// cordic_native
module cordic_native(
    I_rst_n,                 
    I_clk,                   
    I_init_phase,            
    I_change_phase,           
    I_inc_phase,             
    O_cos,                   
    O_sin                    
    );
clock: 3.32 ns
lec_check: 0
cap_margin: 20
core_margin: 2
core_utilization: 64
setup_slack_margin: 0.74
slew_margin: 20
run.sh (not shown) runs the stock make flow with config.mk's settings and CLKGATE_MAP_FILE=.
Edit:
Settings changed: ABC_AREA set to 1, CORE_UTILIZATION 64 to 70, CTS_CLUSTER_SIZE set to 36, PLACE_DENSITY set to 0.65, SETUP_SLACK_MARGIN 0.74 to not set.
Clock period 3.32 ns to 2.46 ns, I/O delays scaled along.
Result:
- The changed run did not get past global routing (5_1_grt), error DPL-0038
- die size is lower by 5.0%
- synthesized area climbs by 3.8%
- synthesized cell count rises by 23%
Edit:
Settings changed: ABC_AREA 1 to not set, CORE_UTILIZATION 70 to 72, CTS_CLUSTER_SIZE 36 to 35, SETUP_SLACK_MARGIN set to 0.62.
Clock period 2.46 ns to 3.44 ns, I/O delays scaled along.
=> With this change the flow finished with timing, DRC and antenna clean; synthesized cell count drops by 18%; die size drops by 6.2%; area after synthesis drops by 3.6%.
Edit:
Settings changed: CTS_CLUSTER_SIZE 35 to 32, PLACE_DENSITY 0.65 to not set, SETUP_SLACK_MARGIN 0.62 to 0.51.
Clock period 3.44 ns to 3.32 ns, I/O delays scaled along.
Result: This time the run finished but failed the layout checks on setup timing; routed wire length went up by a quarter to a third; register-to-register slack gets worse by 0.58 ns; first-iteration DRC count went up by well over a third; utilization went up by 2.3 points.

---

Setup of run A:
cordic_native again, from the RTL that the note above started with.
Settings: LEC_CHECK=0, CAP_MARGIN=15, CELL_PAD_IN_SITES_DETAIL_PLACEMENT=0, CORE_MARGIN=10, CORE_UTILIZATION=43, PLACE_DENSITY_LB_ADDON=0.26, SETUP_SLACK_MARGIN=-0.1, SLEW_MARGIN=20; clock period 5.49 ns.
diff inputs: run A => run B
# run A
export LEC_CHECK = 0
export CAP_MARGIN = 15
export CELL_PAD_IN_SITES_DETAIL_PLACEMENT = 0
export CORE_MARGIN = 10
export CORE_UTILIZATION = 43
export PLACE_DENSITY_LB_ADDON = 0.26
export SETUP_SLACK_MARGIN = -0.1
export SLEW_MARGIN = 20
create_clock -name core_clock -period 5.49 [get_ports {I_clk}]
# run B
export LEC_CHECK = 0
export ABC_AREA = 1
export CAP_MARGIN = 20
export CORE_MARGIN = 2
export CORE_UTILIZATION = 72
export CTS_CLUSTER_SIZE = 73
export PLACE_DENSITY = 0.65
export SETUP_SLACK_MARGIN = -0.1
export SLEW_MARGIN = 20
create_clock -name core_clock -period 2.46 [get_ports {I_clk}]
==> comparison <==
- Run B: it failed during global routing, and the tool reported DPL-0038.
- Number of buffers inserted during clock tree synthesis in run B is 1 lower than in run A
- In run B relative to run A, horizontal extent of the die had gone down by more than a quarter.
- Summary of run B over run A: adder and majority cell fraction of the synthesized area -0.71 points, total cell area reported by yosys after synthesis +about 4%, synthesized cell count +about 23%.
- Proportion of synthesized area in mux cells | run B below run A
- The lower number of distinct standard cells referenced by the synthesized netlist came out of run B.
- Run A has lower aoi/oai-family share of the synthesized area than run B.
diff inputs: run B => run C
# run B
export LEC_CHECK = 0
export ABC_AREA = 1
export CAP_MARGIN = 20
export CORE_MARGIN = 2
export CORE_UTILIZATION = 72
export CTS_CLUSTER_SIZE = 73
export PLACE_DENSITY = 0.65
export SETUP_SLACK_MARGIN = -0.1
export SLEW_MARGIN = 20
create_clock -name core_clock -period 2.46 [get_ports {I_clk}]
# run C
export LEC_CHECK = 0
export CAP_MARGIN = 20
export CORE_MARGIN = 2
export CORE_UTILIZATION = 72
export PLACE_DENSITY_LB_ADDON = 0.18
export SLEW_MARGIN = 20
create_clock -name core_clock -period 3.45 [get_ports {I_clk}]
[summary]
Every stage of the flow completed for run C, and the final layout passed the timing, DRC and antenna checks. Parity-gate share of the synthesized area counting xor and xnor cells sits higher in run C than in run B. In run C relative to run B, synthesized area per cell had gone up by more than 10%. The final reports for run C and run B show proportion of synthesized chip area in sequential cells higher in the former. Diff run B -> run C: final HPWL from detailed placement has decreased, multiplexer fraction of the synthesized cell area has increased, TritonCTS buffer count has decreased.
### run C -> run D
# run C
export LEC_CHECK = 0
export CAP_MARGIN = 20
export CORE_MARGIN = 2
export CORE_UTILIZATION = 72
export PLACE_DENSITY_LB_ADDON = 0.18
export SLEW_MARGIN = 20
create_clock -name core_clock -period 3.45 [get_ports {I_clk}]
# run D
export LEC_CHECK = 0
export CAP_MARGIN = 20
export CORE_MARGIN = 2
export CORE_UTILIZATION = 23
export SLEW_MARGIN = 20
create_clock -name core_clock -period 4.1 [get_ports {I_clk}]
==> comparison <==
- Run C reached the end of the flow, and the finished layout is clean on the timing, DRC and antenna checks.
- Run D: all stages complete, timing, DRC and antenna checks passed
- [run D vs run C] cell count: higher in run D
- Side by side, met3 capacity usage during global routing turned out lower in run D than in run C.
- [run D] core utilization before placement fell 49 points relative to run C
Input-level comparison between run E and run D:
# run D
export LEC_CHECK = 0
export CAP_MARGIN = 20
export CORE_MARGIN = 2
export CORE_UTILIZATION = 23
export SLEW_MARGIN = 20
create_clock -name core_clock -period 4.1 [get_ports {I_clk}]
# run E
export LEC_CHECK = 0
export CAP_MARGIN = 0
export CORE_MARGIN = 2
export CORE_UTILIZATION = 72
export SETUP_SLACK_MARGIN = 0.34
export SLEW_MARGIN = 20
create_clock -name core_clock -period 3.32 [get_ports {I_clk}]
==> comparison <==
Compared with run D, in run E worst max-slew margin expressed relative to the limit shows an increase of 23 points; insertion delay to the later sink of the worst-skew pair shows a reduction of 0.03 ns. Cmp run E vs run D: met1 track demand over resource higher in run E. [run E vs run D] routed wire length: higher in run E. Fraction of the cycle the final worst path needs: run E vs run D up 2.2 points. Going from run D to run E, number of global-route vias before repair grows by 9.3%. Run E vs. run D: final core utilization went up by 60 points.

---

Starting RTL as in the previous note.
export LEC_CHECK = 0
export CAP_MARGIN = 20
export CORE_MARGIN = 2
export CORE_UTILIZATION = 40
export SLEW_MARGIN = 20
create_clock -name core_clock -period 5.0 [get_ports {I_clk}]
The baseline finished with timing, DRC and antenna clean.
Rerun with:
ABC_AREA = 1   (was not set)
CORE_UTILIZATION = 70   (was 40)
CTS_CLUSTER_SIZE = 71   (was not set)
PLACE_DENSITY = 0.65   (was not set)
clock period = 2.42 ns   (was 5.0 ns; I/O delays follow)
The new run failed in 5_1_grt, error GRT-0116. Die size shrinks by 40%. Synthesized cell count grows by 23%. Area after synthesis grows by 3.8%.
Rerun with:
ABC_AREA = not set   (was 1)
CORE_UTILIZATION = 72   (was 70)
CTS_CLUSTER_SIZE = not set   (was 71)
SETUP_SLACK_MARGIN = 0.37   (was not set)
clock period = 3.24 ns   (was 2.42 ns; I/O delays follow)
The new run ran to the end with violations: setup timing. Area after synthesis is lower by 3.6%. Die size came out lower by about 6%. Synthesized cell count goes down by about 18%.
Rerun with:
CAP_MARGIN = 40   (was 20)
CTS_CLUSTER_SIZE = 35   (was not set)
SETUP_SLACK_MARGIN = 0.62   (was 0.37)
clock period = 3.26 ns   (was 3.24 ns; I/O delays follow)
This time the run ran to the end with violations: capacitance limit, slew limit, setup timing.
Routed wire length grows by about 28%.
Flip-flop count stays the same.
Global-route usage grows by 2.6 points.
Worst setup slack loses 0.92 ns.
Final area grows by about 3.5%.

---

Starting RTL as in the previous note.
make LEC_CHECK=0 CAP_MARGIN=25 CORE_MARGIN=2 CORE_UTILIZATION=40 CTS_CLUSTER_DIAMETER=284 MAX_ROUTING_LAYER=met4 PLACE_DENSITY_LB_ADDON=0.15 SLEW_MARGIN=20 TNS_END_PERCENT=75 finish   # period 3.95 ns
Edit:
--- a/flow/config.mk
+++ b/flow/config.mk
@@ -8,8 +8,12 @@
 export CAP_MARGIN = 25
-export CORE_MARGIN = 2
-export CORE_UTILIZATION = 40
-export CTS_CLUSTER_DIAMETER = 284
+export CELL_PAD_IN_SITES_GLOBAL_PLACEMENT = 1
+export CORE_MARGIN = 7
+export CORE_UTILIZATION = 69
+export CTS_CLUSTER_DIAMETER = 236
+export CTS_CLUSTER_SIZE = 43
+export HOLD_SLACK_MARGIN = 0.16
 export MAX_ROUTING_LAYER = met4
+export MIN_ROUTING_LAYER = met1
 export PLACE_DENSITY_LB_ADDON = 0.15
-export SLEW_MARGIN = 20
-export TNS_END_PERCENT = 75
+export SLEW_MARGIN = 25
+export TNS_END_PERCENT = 50
What happened:
- This time the run did not get past global placement without I/O (3_1_place_gp_skip_io)
- synthesized area stays the same
- synthesized cell count stays the same
- die area goes down by 36%
Edit:
==> flow/config.mk (replaced) <==
export PLATFORM = sky130hd
export DESIGN_NAME = cordic_native
export DESIGN_NICKNAME = cordic_native
export VERILOG_FILES = /design/flow/design.v
export SDC_FILE = /design/flow/constraint.sdc
export NUM_CORES = 4
export LEC_CHECK = 0
export ABC_AREA = 1
export CAP_MARGIN = 0
export CORE_MARGIN = 2
export CORE_UTILIZATION = 72
export SETUP_SLACK_MARGIN = 0.68
export SLEW_MARGIN = 20
==> flow/constraint.sdc (replaced) <==
create_clock -name core_clock -period 2.28 [get_ports {I_clk}]
set_input_delay 0.4560 -clock core_clock [delete_from_list [all_inputs] [get_ports {I_clk}]]
set_output_delay 0.4560 -clock core_clock [all_outputs]
set_load 0.01 [all_outputs]
This time the run did not get past clock tree synthesis (4_1_cts) on DPL-0038.
Die area shrinks by 8.6%.
Area after synthesis grows by 3.8%.
Synthesized cell count grows by 23%.
Edit:
--- a/flow/config.mk
+++ b/flow/config.mk
@@ -7,7 +7,5 @@
 export LEC_CHECK = 0
-export ABC_AREA = 1
-export CAP_MARGIN = 0
+export CAP_MARGIN = 20
 export CORE_MARGIN = 2
-export CORE_UTILIZATION = 72
-export SETUP_SLACK_MARGIN = 0.68
+export CORE_UTILIZATION = 40
 export SLEW_MARGIN = 20
==> flow/constraint.sdc (replaced) <==
create_clock -name core_clock -period 4.1 [get_ports {I_clk}]
set_input_delay 0.8200 -clock core_clock [delete_from_list [all_inputs] [get_ports {I_clk}]]
set_output_delay 0.8200 -clock core_clock [all_outputs]
set_load 0.01 [all_outputs]
With this change the flow completed with no timing, DRC or antenna violations.
Die size came out higher by 72%.
Synthesized cell count came out lower by 18%.
Synthesized area came out lower by 3.6%.
Edit:
--- a/flow/config.mk
+++ b/flow/config.mk
@@ -7,5 +7,8 @@
 export LEC_CHECK = 0
+export ABC_AREA = 1
 export CAP_MARGIN = 20
 export CORE_MARGIN = 2
-export CORE_UTILIZATION = 40
+export CORE_UTILIZATION = 70
+export CTS_CLUSTER_DIAMETER = 340
+export PLACE_DENSITY = 0.65
 export SLEW_MARGIN = 20
==> flow/constraint.sdc (replaced) <==
create_clock -name core_clock -period 2.42 [get_ports {I_clk}]
set_input_delay 0.4840 -clock core_clock [delete_from_list [all_inputs] [get_ports {I_clk}]]
set_output_delay 0.4840 -clock core_clock [all_outputs]
set_load 0.01 [all_outputs]
Result: This time the run ended with an error in global routing (5_1_grt) with GRT-0116. Area after synthesis went up by 3.8%. Die area went down by 40%. Synthesized cell count rose by 23%.

---

Starting RTL as in the previous note.
clock: 3.95 ns
lec_check: 0
cap_margin: 25
cell_pad_in_sites_global_placement: 3
core_margin: 7
core_utilization: 69
cts_cluster_diameter: 236
cts_cluster_size: 43
hold_slack_margin: 0.16
max_routing_layer: met4
min_routing_layer: met2
place_density_lb_addon: 0.15
slew_margin: 25
tns_end_percent: 55
The baseline did not get past global placement without I/O (3_1_place_gp_skip_io).
Next try:
- ABC_AREA: not set -> 1
- CAP_MARGIN: 25 -> 20
- CELL_PAD_IN_SITES_GLOBAL_PLACEMENT: 3 -> not set
- CORE_MARGIN: 7 -> 2
- CORE_UTILIZATION: 69 -> 66
- CTS_CLUSTER_DIAMETER: 236 -> not set
- CTS_CLUSTER_SIZE: 43 -> not set
- HOLD_SLACK_MARGIN: 0.16 -> not set
- MAX_ROUTING_LAYER: met4 -> not set
- MIN_ROUTING_LAYER: met2 -> not set
- PLACE_DENSITY_LB_ADDON: 0.15 -> not set
- SLEW_MARGIN: 25 -> 20
- TNS_END_PERCENT: 55 -> not set
- clock period: 3.95 -> 3.36 ns (I/O delays scaled with it)
Result: The new run completed with no timing, DRC or antenna violations; area after synthesis grows by 3.8%; die size shrinks by 0.40%; synthesized cell count grows by 23%.
Next try:
- ABC_AREA: 1 -> not set
- CORE_UTILIZATION: 66 -> 61
- SETUP_SLACK_MARGIN: not set -> 0.87
- clock period: 3.36 -> 3.24 ns (I/O delays scaled with it)
What happened: Worst setup slack degrades by 0.11 ns; clock-buffer cell count rises by 8; register-to-register slack degrades by 0.11 ns; routed wire length rises by 19%.
Next try:
- ABC_AREA: not set -> 1
- CORE_UTILIZATION: 61 -> 72
- PLACE_DENSITY_LB_ADDON: not set -> 0.18
- SETUP_SLACK_MARGIN: 0.87 -> 0.68
- clock period: 3.24 -> 2.7 ns (I/O delays scaled with it)
=>
- This time the run stopped in global routing (5_1_grt)
- die area is lower by 12%
- synthesized area went up by 3.8%
- synthesized cell count climbs by 23%
Next try:
- CORE_UTILIZATION: 72 -> 70
- PLACE_DENSITY_LB_ADDON: 0.18 -> not set
- SETUP_SLACK_MARGIN: 0.68 -> not set
- clock period: 2.7 -> 2.84 ns (I/O delays scaled with it)
=>
- Now the flow finished with setup timing left
- die area rises by a few percent
- synthesized cell count is unchanged
- synthesized area does not change

---

cordic_native again, from the RTL that the note above started with.
==> flow/config.mk <==
export PLATFORM = sky130hd
export DESIGN_NAME = cordic_native
export DESIGN_NICKNAME = cordic_native
export VERILOG_FILES = /design/flow/design.v
export SDC_FILE = /design/flow/constraint.sdc
export NUM_CORES = 4
export LEC_CHECK = 0
export ABC_AREA = 1
export CAP_MARGIN = 15
export CELL_PAD_IN_SITES_DETAIL_PLACEMENT = 0
export CELL_PAD_IN_SITES_GLOBAL_PLACEMENT = 3
export CORE_ASPECT_RATIO = 0.91
export CORE_MARGIN = 3
export CORE_UTILIZATION = 23
export CTS_CLUSTER_DIAMETER = 255
export GPL_ROUTABILITY_DRIVEN = 0
export MAX_ROUTING_LAYER = met4
export MIN_ROUTING_LAYER = met2
export PLACE_DENSITY = 0.79
export SLEW_MARGIN = 10
export TNS_END_PERCENT = 50
==> flow/constraint.sdc <==
create_clock -name core_clock -period 3.27 [get_ports {I_clk}]
set_input_delay 0.6540 -clock core_clock [delete_from_list [all_inputs] [get_ports {I_clk}]]
set_output_delay 0.6540 -clock core_clock [all_outputs]
set_load 0.01 [all_outputs]
The first run finished with timing, DRC and antenna clean.
Rerun with:
ABC_AREA = not set   (was 1)
CAP_MARGIN = 20   (was 15)
CELL_PAD_IN_SITES_DETAIL_PLACEMENT = 2   (was 0)
CELL_PAD_IN_SITES_GLOBAL_PLACEMENT = not set   (was 3)
CORE_UTILIZATION = 40   (was 23)
CTS_CLUSTER_DIAMETER = not set   (was 255)
GPL_ROUTABILITY_DRIVEN = not set   (was 0)
MIN_ROUTING_LAYER = not set   (was met2)
PLACE_DENSITY = not set   (was 0.79)
PLACE_DENSITY_LB_ADDON = 0.26   (was not set)
SLEW_MARGIN = 20   (was 10)
clock period = 5.0 ns   (was 3.27 ns; I/O delays follow)
Effect:
- final cell count drops by 27%
- design area falls by 8.4%
- clock skew went down by 8.9 ps
- hold slack gets better by 4.7 ps
- non-clock buffer count goes down by 102
- via count drops by 27%
- register-to-register slack got worse by 96 ps
- synthesized area fell by 3.6%

---

Setup of run 1:
Starting RTL as in the previous note.
export LEC_CHECK = 0
export CAP_MARGIN = 15
export CELL_PAD_IN_SITES_DETAIL_PLACEMENT = 0
export CELL_PAD_IN_SITES_GLOBAL_PLACEMENT = 2
export CORE_ASPECT_RATIO = 1.92
export CORE_MARGIN = 9
export CORE_UTILIZATION = 66
export CTS_CLUSTER_DIAMETER = 226
export GPL_ROUTABILITY_DRIVEN = 0
export HOLD_SLACK_MARGIN = 0.15
export MAX_ROUTING_LAYER = met4
export MIN_ROUTING_LAYER = met2
export PLACE_DENSITY = 0.79
export SETUP_SLACK_MARGIN = 1.37
export SLEW_MARGIN = 20
export TNS_END_PERCENT = 25
create_clock -name core_clock -period 7.3 [get_ports {I_clk}]
Tool error GPL-0301 stopped run 1 during 3_1_place_gp_skip_io; no final results.
Edits applied to the flow inputs when going from run 1 to run 2:
- an added PLACE_DENSITY_LB_ADDON of 0.2
- a change of CAP_MARGIN from 15 to 10
- a deleted HOLD_SLACK_MARGIN that had been 0.15
- a change of CELL_PAD_IN_SITES_DETAIL_PLACEMENT from 0 to 2
- a deleted MIN_ROUTING_LAYER that had been met2
- a deleted GPL_ROUTABILITY_DRIVEN that had been 0
- a deleted PLACE_DENSITY that had been 0.79
==> results <==
- As the logs show, run 2 stopped at 3_1_place_gp_skip_io after a tool error, so it never reached the end of the flow.
- Changes observed in run 2 relative to run 1: chip area stayed essentially flat, summed instance area of the synthesized netlist stayed essentially flat, instance tally after logic synthesis stayed essentially flat, simple-gate portion of the synthesized area stayed essentially flat, number of distinct library cells after synthesis stayed essentially flat.
- Reported for run 2 and run 1, die height turned out identical to the last digit.
Relative to run 2, the following input files were edited for run 3:
- CELL_PAD_IN_SITES_GLOBAL_PLACEMENT no longer set, was 2
- CTS_CLUSTER_DIAMETER no longer set, was 226
- CORE_ASPECT_RATIO no longer set, was 1.92
- SETUP_SLACK_MARGIN now 0.95, was 1.37
- CELL_PAD_IN_SITES_DETAIL_PLACEMENT no longer set, was 2
- TNS_END_PERCENT no longer set, was 25
- CORE_UTILIZATION now 72, was 66
- CTS_CLUSTER_SIZE now 93, previously not set
- MAX_ROUTING_LAYER no longer set, was met4
- CORE_MARGIN now 2, was 9
- CAP_MARGIN now 0, was 10
- the clock period (ns, I/O delays scaled along) now 3.32, was 7.3
### Flow results
What ended run 3 was a tool error in 5_1_grt; the run never finished. As far as area after synthesis goes, run 2 and run 3 are indistinguishable; the numbers are identical. Run 2 and run 3 ended up with nearly the same count of instantiated cells in the yosys netlist. [compare] base=run 2 new=run 3: floorplan core density went up by 5.6 points, die boundary height moved down.
